==> job 7665 <==
==> flow/design.v (excerpt) <==
module axi_slave #(
    parameter AXI_ID_WD   = 2,
    parameter AXI_DATA_WD = 32,
    parameter AXI_ADDR_WD = 32,
    parameter AXI_STRB_WD = 4
    )(
    input                      S_AXI_ACLK,
    input                      S_AXI_ARESETN,
    input  [AXI_ADDR_WD-1 : 0] S_AXI_AWADDR,
    input  [AXI_ID_WD-1   : 0] S_AXI_AWID,
    input  [1 : 0]             S_AXI_AWBURST,
    input  [2 : 0]             S_AXI_AWSIZE,
    input  [7 : 0]             S_AXI_AWLEN,
    input                      S_AXI_AWVALID,
    output                     S_AXI_AWREADY,
    input  [AXI_DATA_WD-1 : 0] S_AXI_WDATA,
    input  [AXI_STRB_WD-1 : 0] S_AXI_WSTRB,
    input                      S_AXI_WLAST,
    input                      S_AXI_WVALID,
    output                     S_AXI_WREADY,
    output [AXI_ID_WD-1   : 0] S_AXI_BID,
    output [1 : 0]             S_AXI_BRESP,
    output                     S_AXI_BVALID,
    input                      S_AXI_BREADY,
    input  [AXI_ADDR_WD-1 : 0] S_AXI_ARADDR,
    input  [AXI_ID_WD-1   : 0] S_AXI_ARID,
    input  [1 : 0]             S_AXI_ARBURST,
    input  [2 : 0]             S_AXI_ARSIZE,
    input  [7 : 0]             S_AXI_ARLEN,
    input                      S_AXI_ARVALID,
    output                     S_AXI_ARREADY,
    output [AXI_DATA_WD-1 : 0] S_AXI_RDATA,
    output                     S_AXI_RLAST,
    output [AXI_ID_WD-1   : 0] S_AXI_RID,
    output [1 : 0]             S_AXI_RRESP,
    output                     S_AXI_RVALID,
    input                      S_AXI_RREADY
    );
clock: 4.81 ns
lec_check: 0
cap_margin: 15
cell_pad_in_sites_detail_placement: 0
cell_pad_in_sites_global_placement: 0
core_margin: 7
core_utilization: 70
gpl_routability_driven: 1
min_routing_layer: met1
place_density_lb_addon: 0.06
slew_margin: 20
tns_end_percent: 65
run.sh (not shown) runs the stock make flow with config.mk's settings and CLKGATE_MAP_FILE=.
==> job 5197 (differences from job 7665) <==
CAP_MARGIN = 20   (was 15)
CELL_PAD_IN_SITES_GLOBAL_PLACEMENT = 4   (was 0)
CORE_MARGIN = 2   (was 7)
CORE_UTILIZATION = 47   (was 70)
GPL_ROUTABILITY_DRIVEN = default   (was 1)
MIN_ROUTING_LAYER = default   (was met1)
PLACE_DENSITY = 0.5   (was default)
PLACE_DENSITY_LB_ADDON = default   (was 0.06)
TNS_END_PERCENT = default   (was 65)
==> flow/constraint.sdc (replaced) <==
create_clock -name core_clock -period 5.85 [get_ports {S_AXI_ACLK}]
set_input_delay 1.1700 -clock core_clock [delete_from_list [all_inputs] [get_ports {S_AXI_ACLK}]]
set_output_delay 1.1700 -clock core_clock [all_outputs]
set_load 0.01 [all_outputs]
==> impl_report.txt <==
PHYSICAL IMPLEMENTATION REPORT
----------------------------------------------------
[Outcome]
  Run status ........................ finished clean

[Worst setup path]
  Chain of cells forming the critical path ........................ nor2_2, inv_2, ha_4, ha_4, buf_12, buf_6, buf_4, mux4_2, mux2_2, o32ai_2, buf_4, a221oi_1, mux2_4, a21oi_2, mux2i_1, clkdlybuf4s15_1
  Slowest cell on the critical path ........................ sky130_fd_sc_hd__edfxtp_1
  Maximum cell stage delay along the critical path ........................ 530 ps

[Floorplanning]
  Core ar. ........................ 0.1829 sq mm

[Cells and area]
  Number of clock buffer instances in the layout ........................ 281

[STA]
  Relative slew slack ........................ 30.64%

[Place]
  Number of placed instances with taps included ........................ 7043

----------------------------------------------------
# the run above: job 5197

==> impl_report.txt <==
PHYSICAL IMPLEMENTATION REPORT
----------------------------------------------------
[Worst setup path]
  Slowest cell on the critical path ........................ sky130_fd_sc_hd__mux4_2

[Outcome]
  Run status ........................ failed layout checks
  Failing layout criteria .......................... negative setup slack

[STA]
  Number of setup violations in the final report ........................ 32
  Final worst-path setup slack ........................ -538.1 ps

----------------------------------------------------
# the run above: job 7665


---

==> inputs of branch indigo <==
==> flow/design.v <==
module axi_addr #(
        parameter AW = 32,
        parameter DW = 32
    )(
    input  [AW-1 : 0] i_last_addr,
    input  [2 : 0]    i_size,
    input  [1 : 0]    i_burst,
    input  [7 : 0]    i_len,
    output reg [AW-1 : 0] o_next_addr
    );
    localparam DSZ = $clog2(DW) - 3;  
    localparam FIXED     = 2'b00,
               INCREMENT = 2'b01,
               WRAP      = 2'b10;
    reg [AW-1 : 0] wrap_mask, increment;
    always @(*) begin
        increment = 0;
        if (i_burst != FIXED) begin
            if (DSZ == 0) begin
                increment = 1;
            end
            else if (DSZ == 1) begin
                increment = i_size[0] ? 2 : 1;
            end
            else if (DSZ == 2) begin
                increment = i_size[1] ? 4 : (i_size[0] ? 2 : 1);
            end
            else if (DSZ == 3) begin
                case (i_size[1 : 0])
                    2'b00: increment = 1;
                    2'b01: increment = 2;
                    2'b10: increment = 4;
                    2'b11: increment = 8;
                endcase
            end
            else begin
                increment = (1 << i_size);
            end
        end
    end
    always @(*) begin
        wrap_mask = 'b0;
        if (i_burst == WRAP) begin
            if (i_len == 1) begin
                wrap_mask = (1 << (i_size + 1));
            end
            else if (i_len == 3) begin
                wrap_mask = (1 << (i_size + 2));
            end
            else if (i_len == 7) begin
                wrap_mask = (1 << (i_size + 3));
            end
            else if (i_len == 15) begin
                wrap_mask = (1 << (i_size + 4));
            end
            wrap_mask = wrap_mask - 1;
            if (AW > 12) begin
                wrap_mask[(AW-1) : ((AW >12) ? 12 : (AW-1))] = 'b0;
            end
        end
    end
    always @(*) begin
        o_next_addr = i_last_addr + increment;
        if (i_burst != FIXED) begin
            if (DSZ < 2) begin
                o_next_addr = i_size[0];
            end
            else if (DSZ < 4) begin
                case(i_size[1 : 0]) 
                    2'b00: o_next_addr        = o_next_addr;
                    2'b01: o_next_addr[0]     = 1'b0;
                    2'b10: o_next_addr[1 : 0] = 'b0;
                    2'b11: o_next_addr[2 : 0] = 'b0;
                endcase
            end
            else begin
                case(i_size) 
                    3'b000: o_next_addr        = o_next_addr;
                    3'b001: o_next_addr[0]     = 1'b0;
                    3'b010: o_next_addr[1 : 0] = 'b0;
                    3'b011: o_next_addr[2 : 0] = 'b0;
                    3'b100: o_next_addr[3 : 0] = 'b0;
                    3'b101: o_next_addr[4 : 0] = 'b0;
                    3'b110: o_next_addr[5 : 0] = 'b0;
                    3'b111: o_next_addr[6 : 0] = 'b0;
                endcase
            end
        end
        if (i_burst[1]) begin
            o_next_addr = (i_last_addr & ~wrap_mask) | (o_next_addr & wrap_mask);
        end
        if (AW > 12) begin
            o_next_addr[(AW-1) : ((AW >12) ? 12 : (AW-1))] = i_last_addr[(AW-1) : ((AW >12) ? 12 : (AW-1))];
        end
    end
endmodule
module axi_slave #(
    parameter AXI_ID_WD   = 2,
    parameter AXI_DATA_WD = 32,
    parameter AXI_ADDR_WD = 32,
    parameter AXI_STRB_WD = 4
    )(
    input                      S_AXI_ACLK,
    input                      S_AXI_ARESETN,
    input  [AXI_ADDR_WD-1 : 0] S_AXI_AWADDR,
    input  [AXI_ID_WD-1   : 0] S_AXI_AWID,
    input  [1 : 0]             S_AXI_AWBURST,
    input  [2 : 0]             S_AXI_AWSIZE,
    input  [7 : 0]             S_AXI_AWLEN,
    input                      S_AXI_AWVALID,
    output                     S_AXI_AWREADY,
    input  [AXI_DATA_WD-1 : 0] S_AXI_WDATA,
    input  [AXI_STRB_WD-1 : 0] S_AXI_WSTRB,
    input                      S_AXI_WLAST,
    input                      S_AXI_WVALID,
    output                     S_AXI_WREADY,
    output [AXI_ID_WD-1   : 0] S_AXI_BID,
    output [1 : 0]             S_AXI_BRESP,
    output                     S_AXI_BVALID,
    input                      S_AXI_BREADY,
    input  [AXI_ADDR_WD-1 : 0] S_AXI_ARADDR,
    input  [AXI_ID_WD-1   : 0] S_AXI_ARID,
    input  [1 : 0]             S_AXI_ARBURST,
    input  [2 : 0]             S_AXI_ARSIZE,
    input  [7 : 0]             S_AXI_ARLEN,
    input                      S_AXI_ARVALID,
    output                     S_AXI_ARREADY,
    output [AXI_DATA_WD-1 : 0] S_AXI_RDATA,
    output                     S_AXI_RLAST,
    output [AXI_ID_WD-1   : 0] S_AXI_RID,
    output [1 : 0]             S_AXI_RRESP,
    output                     S_AXI_RVALID,
    input                      S_AXI_RREADY
    );
    localparam IW = AXI_ID_WD,
               DW = AXI_DATA_WD,
               AW = AXI_ADDR_WD,
               SW = AXI_STRB_WD;
    localparam DW_BYTE = DW >> 3;
    localparam DEPTH   = 1 << 8;
    reg [7 : 0] bank0 [63 : 0];
    reg [7 : 0] bank1 [63 : 0];
    reg [7 : 0] bank2 [63 : 0];
    reg [7 : 0] bank3 [63 : 0];
    reg [AW-1 : 0] awaddr;
    reg [IW-1 : 0] awid;
    reg [1 : 0]    awburst;
    reg [2 : 0]    awsize;
    reg [7 : 0]    awlen;
    reg [AW-1 : 0] araddr;
    reg [IW-1 : 0] arid;
    reg [1 : 0]    arburst;
    reg [2 : 0]    arsize;
    reg [7 : 0]    arlen;
    reg            axi_awready;
    reg            axi_wready;
    reg [IW-1 : 0] axi_bid;
    reg            axi_bvalid;
    reg            axi_arready;
    reg [DW-1 : 0] axi_rdata;
    reg            axi_rlast;
    reg [IW-1 : 0] axi_rid;
    reg            axi_rvalid;
    reg         bvalid_r;
    reg [7 : 0] cur_rlen;
    wire [AW-1 : 0] next_wr_addr;
    wire [AW-1 : 0] next_rd_addr;
    wire awfire = S_AXI_AWVALID  && S_AXI_AWREADY;
    wire wfire  = S_AXI_WVALID   && S_AXI_WREADY;
    wire arfire = S_AXI_ARVALID  && S_AXI_ARREADY;
    wire rfire  = S_AXI_RVALID   && S_AXI_RREADY;
    wire b_pend = S_AXI_BVALID   && !S_AXI_BREADY;
    wire r_pend = S_AXI_RVALID   && !S_AXI_RREADY;
    always @(posedge S_AXI_ACLK) begin
        if (S_AXI_AWREADY) begin
            awaddr  <= S_AXI_AWADDR;
            awid    <= S_AXI_AWID;
            awburst <= S_AXI_AWBURST;
            awlen   <= S_AXI_AWLEN;
            awsize  <= S_AXI_AWSIZE;
        end
        else if (wfire) begin
            awaddr <= next_wr_addr;
        end
    end
    always @(posedge S_AXI_ACLK) begin
        if (!S_AXI_ARESETN) begin
            axi_awready <= 1'b1;
            axi_wready  <= 1'b0;
        end
        else if (awfire) begin
            axi_awready <= 1'b0;
            axi_wready  <= 1'b1;
        end
        else if (wfire) begin
            axi_awready <= S_AXI_WLAST && !b_pend;
            axi_wready  <= !S_AXI_WLAST;
        end
        else if (!S_AXI_AWREADY) begin
            if (axi_wready) begin
                axi_awready <= 1'b0;
            end
            else if (b_pend) begin
                axi_awready <= 1'b0;
            end
            else begin
                axi_awready <= 1'b1;
            end
        end
    end
    always @(posedge S_AXI_ACLK) begin
        if (!b_pend) begin
            axi_bid <= awid;
        end
    end
    always @(posedge S_AXI_ACLK) begin
        if (!S_AXI_ARESETN) begin
            axi_bvalid <= 1'b0;
        end
        else if (wfire && S_AXI_WLAST) begin
            axi_bvalid <= 1'b1;
        end
        else if (S_AXI_BREADY) begin
            axi_bvalid <= bvalid_r;
        end
    end
    always @(posedge S_AXI_ACLK) begin
        if (!S_AXI_ARESETN) begin
            bvalid_r <= 1'b0;
        end
        else if (b_pend && wfire && S_AXI_WLAST) begin
            bvalid_r <= 1'b1;
        end
        else if (S_AXI_BREADY) begin
            bvalid_r <= 1'b0;
        end
    end
    wire [1 : 0] wl0 = 2'd0 - awaddr[1 : 0];
    wire [1 : 0] wl1 = 2'd1 - awaddr[1 : 0];
    wire [1 : 0] wl2 = 2'd2 - awaddr[1 : 0];
    wire [1 : 0] wl3 = 2'd3 - awaddr[1 : 0];
    wire [5 : 0] wrow = awaddr[7 : 2];
    wire [5 : 0] wr0 = wrow + (awaddr[1 : 0] > 2'd0);
    wire [5 : 0] wr1 = wrow + (awaddr[1 : 0] > 2'd1);
    wire [5 : 0] wr2 = wrow + (awaddr[1 : 0] > 2'd2);
    wire [5 : 0] wr3 = wrow;
    always @(posedge S_AXI_ACLK) begin
        if (wfire && S_AXI_WSTRB[wl0]) bank0[wr0] <= S_AXI_WDATA[{wl0, 3'b000} +: 8];
        if (wfire && S_AXI_WSTRB[wl1]) bank1[wr1] <= S_AXI_WDATA[{wl1, 3'b000} +: 8];
        if (wfire && S_AXI_WSTRB[wl2]) bank2[wr2] <= S_AXI_WDATA[{wl2, 3'b000} +: 8];
        if (wfire && S_AXI_WSTRB[wl3]) bank3[wr3] <= S_AXI_WDATA[{wl3, 3'b000} +: 8];
    end
    axi_addr #( 
        .AW(AW),
        .DW(DW)
    ) get_next_wr_addr(
        .i_last_addr(awaddr),
        .i_burst(awburst),
        .i_size(awsize),
        .i_len(awlen),
        .o_next_addr(next_wr_addr)
    );
    assign S_AXI_AWREADY = axi_awready;
    assign S_AXI_WREADY  = axi_wready;
    assign S_AXI_BRESP   = 2'b00;
    assign S_AXI_BVALID  = axi_bvalid;
    assign S_AXI_BID     = axi_bid;
    always @(posedge S_AXI_ACLK) begin
        if (arfire) begin
            araddr  <= S_AXI_ARADDR;
            arid    <= S_AXI_ARID;
            arburst <= S_AXI_ARBURST;
            arlen   <= S_AXI_ARLEN;
            arsize  <= S_AXI_ARSIZE;
        end
        else if (rfire) begin
            araddr <= next_rd_addr;
        end
    end
    always @(posedge S_AXI_ACLK) begin
        if (!S_AXI_ARESETN) begin
            cur_rlen <= 'b0;
        end
        else if (arfire) begin
            cur_rlen <= S_AXI_ARLEN;
        end
        else if (rfire) begin
            cur_rlen <= cur_rlen - 1'b1;
        end
    end
    always @(posedge S_AXI_ACLK) begin
        if (!S_AXI_ARESETN) begin
            axi_arready <= 1'b1;
        end
        else if (arfire) begin
            axi_arready <= 1'b0;
        end
        else if (rfire) begin
            axi_arready <= (cur_rlen == 0);
        end
    end
    always @(posedge S_AXI_ACLK) begin
        if (!S_AXI_ARESETN) begin
            axi_rvalid <= 1'b0;
        end
        else if (arfire) begin
            axi_rvalid <= 1'b1;
        end
        else if (rfire) begin
            axi_rvalid <= (cur_rlen > 0);
        end
    end
    always @(posedge S_AXI_ACLK) begin
        if (!S_AXI_ARESETN) begin
            axi_rlast <= 1'b0;
        end
        else if (arfire) begin
            axi_rlast <= (S_AXI_ARLEN == 'b0);
        end
        else if (rfire) begin
            axi_rlast <= (cur_rlen == 'b1);
        end
    end
    always @(posedge S_AXI_ACLK) begin
        if (arfire) begin
            axi_rid <= S_AXI_ARID;
        end
    end
    axi_addr #( 
        .AW(AW),
        .DW(DW)
    ) get_next_rd_addr(
        .i_last_addr(araddr),
        .i_burst(arburst),
        .i_size(arsize),
        .i_len(arlen),
        .o_next_addr(next_rd_addr)
    );
    wire [5 : 0] rrow = araddr[7 : 2];
    wire [7 : 0] rb0 = bank0[rrow + (araddr[1 : 0] > 2'd0)];
    wire [7 : 0] rb1 = bank1[rrow + (araddr[1 : 0] > 2'd1)];
    wire [7 : 0] rb2 = bank2[rrow + (araddr[1 : 0] > 2'd2)];
    wire [7 : 0] rb3 = bank3[rrow];
    wire [31 : 0] rall = {rb3, rb2, rb1, rb0};
    wire [63 : 0] rdup = {rall, rall};
    always @(*) begin
        axi_rdata = rdup[{araddr[1 : 0], 3'b000} +: 32];
    end
    assign S_AXI_ARREADY = axi_arready;
    assign S_AXI_RVALID  = axi_rvalid;
    assign S_AXI_RDATA   = axi_rdata;
    assign S_AXI_RLAST   = axi_rlast;
    assign S_AXI_RID     = axi_rid;
    assign S_AXI_RRESP   = 2'b00;
endmodule
==> flow/run.sh <==
#!/bin/bash
# the make line also repeats each setting of config.mk as NAME=value (left out here)
make -C /OpenROAD-flow-scripts/flow DESIGN_CONFIG=/design/flow/config.mk WORK_HOME=/design/flow/orfs CLKGATE_MAP_FILE= finish
==> flow/config.mk <==
export PLATFORM = sky130hd
export DESIGN_NAME = axi_slave
export DESIGN_NICKNAME = axi_slave
export VERILOG_FILES = /design/flow/design.v
export SDC_FILE = /design/flow/constraint.sdc
export NUM_CORES = 4
export LEC_CHECK = 0
export CAP_MARGIN = 15
export CELL_PAD_IN_SITES_DETAIL_PLACEMENT = 0
export CELL_PAD_IN_SITES_GLOBAL_PLACEMENT = 0
export CORE_MARGIN = 2
export CORE_UTILIZATION = 69
export CTS_CLUSTER_SIZE = 49
export GPL_ROUTABILITY_DRIVEN = 1
export MIN_ROUTING_LAYER = met1
export PLACE_DENSITY_LB_ADDON = 0.06
export SETUP_SLACK_MARGIN = 1.37
export SLEW_MARGIN = 20
export TNS_END_PERCENT = 65
==> flow/constraint.sdc <==
create_clock -name core_clock -period 4.76 [get_ports {S_AXI_ACLK}]
set_input_delay 0.9520 -clock core_clock [delete_from_list [all_inputs] [get_ports {S_AXI_ACLK}]]
set_output_delay 0.9520 -clock core_clock [all_outputs]
set_load 0.01 [all_outputs]
==> inputs of branch ember, as changes to branch indigo <==
ABC_AREA = 1   (was unset)
CORE_UTILIZATION = 66   (was 69)
CTS_CLUSTER_SIZE = unset   (was 49)
SETUP_SLACK_MARGIN = -0.18   (was 1.37)
==> flow/constraint.sdc (replaced) <==
create_clock -name core_clock -period 3.54 [get_ports {S_AXI_ACLK}]
set_input_delay 0.7080 -clock core_clock [delete_from_list [all_inputs] [get_ports {S_AXI_ACLK}]]
set_output_delay 0.7080 -clock core_clock [all_outputs]
set_load 0.01 [all_outputs]
==> inputs of branch xenon, as changes to branch indigo <==
CAP_MARGIN = 5   (was 15)
CORE_UTILIZATION = 72   (was 69)
CTS_CLUSTER_DIAMETER = 105   (was unset)
CTS_CLUSTER_SIZE = 15   (was 49)
GPL_ROUTABILITY_DRIVEN = unset   (was 1)
HOLD_SLACK_MARGIN = -0.06   (was unset)
MIN_ROUTING_LAYER = unset   (was met1)
PLACE_DENSITY = 0.61   (was unset)
PLACE_DENSITY_LB_ADDON = unset   (was 0.06)
SETUP_SLACK_MARGIN = unset   (was 1.37)
SLEW_MARGIN = 40   (was 20)
==> qor summary <==
| item | branch ember | branch xenon | branch indigo |
|---|---|---|---|
| Routed wire length per instance | 25.3 um | 33.5 um | 33.3 um |
| Hold path start | awid[1] | awid[0] | awid[1] |
| Power per standard cell area | 658 nW/um^2 | 464 nW/um^2 | 483 nW/um^2 |
| Number of nets at the end of the flow | 7698 | 5126 | 5272 |
| Worst endpoint data arrival time | 4120 ps | 4500 ps | 4530 ps |
| Fraction of the mapped netlist area in compound gates | 12.1% | 2.77% | 2.77% |
| Status | complete, but fails checks | complete, but fails checks | complete, but fails checks |
| Layout check failures | setup timing | setup timing | setup timing |
| Worst slew pin tran | 1050 ps | 930 ps | 1100 ps |
| Fin util | 79.5% | 82.1% | 82.4% |
| Vertical die dimension | 369 um | 350 um | 358 um |
| Antenna diode count | 1 | 0 | 3 |
| Area enclosed by the die boundary | 136000 sq um | 123000 sq um | 128000 sq um |
| Peak supply drop | 0.674 mV | 0.550 mV | 0.514 mV |
| Comb/total area | 22.0% | 23.1% | 23.3% |
| Highest fanout seen on the critical path | 10 | 7 | 5 |
| Adder and majority cell fraction of the synthesized area | 0.586% | 0.597% | 0.597% |
| Yosys-reported design area after synthesis | 87900 sq um | 86400 sq um | 86400 sq um |
| Ratio of final minimum period to clock period | 136% | 114% | 115% |
| Gates resized, CTS repair | 314 | 260 | 353 |
Power and IR drop assume default switching activity.
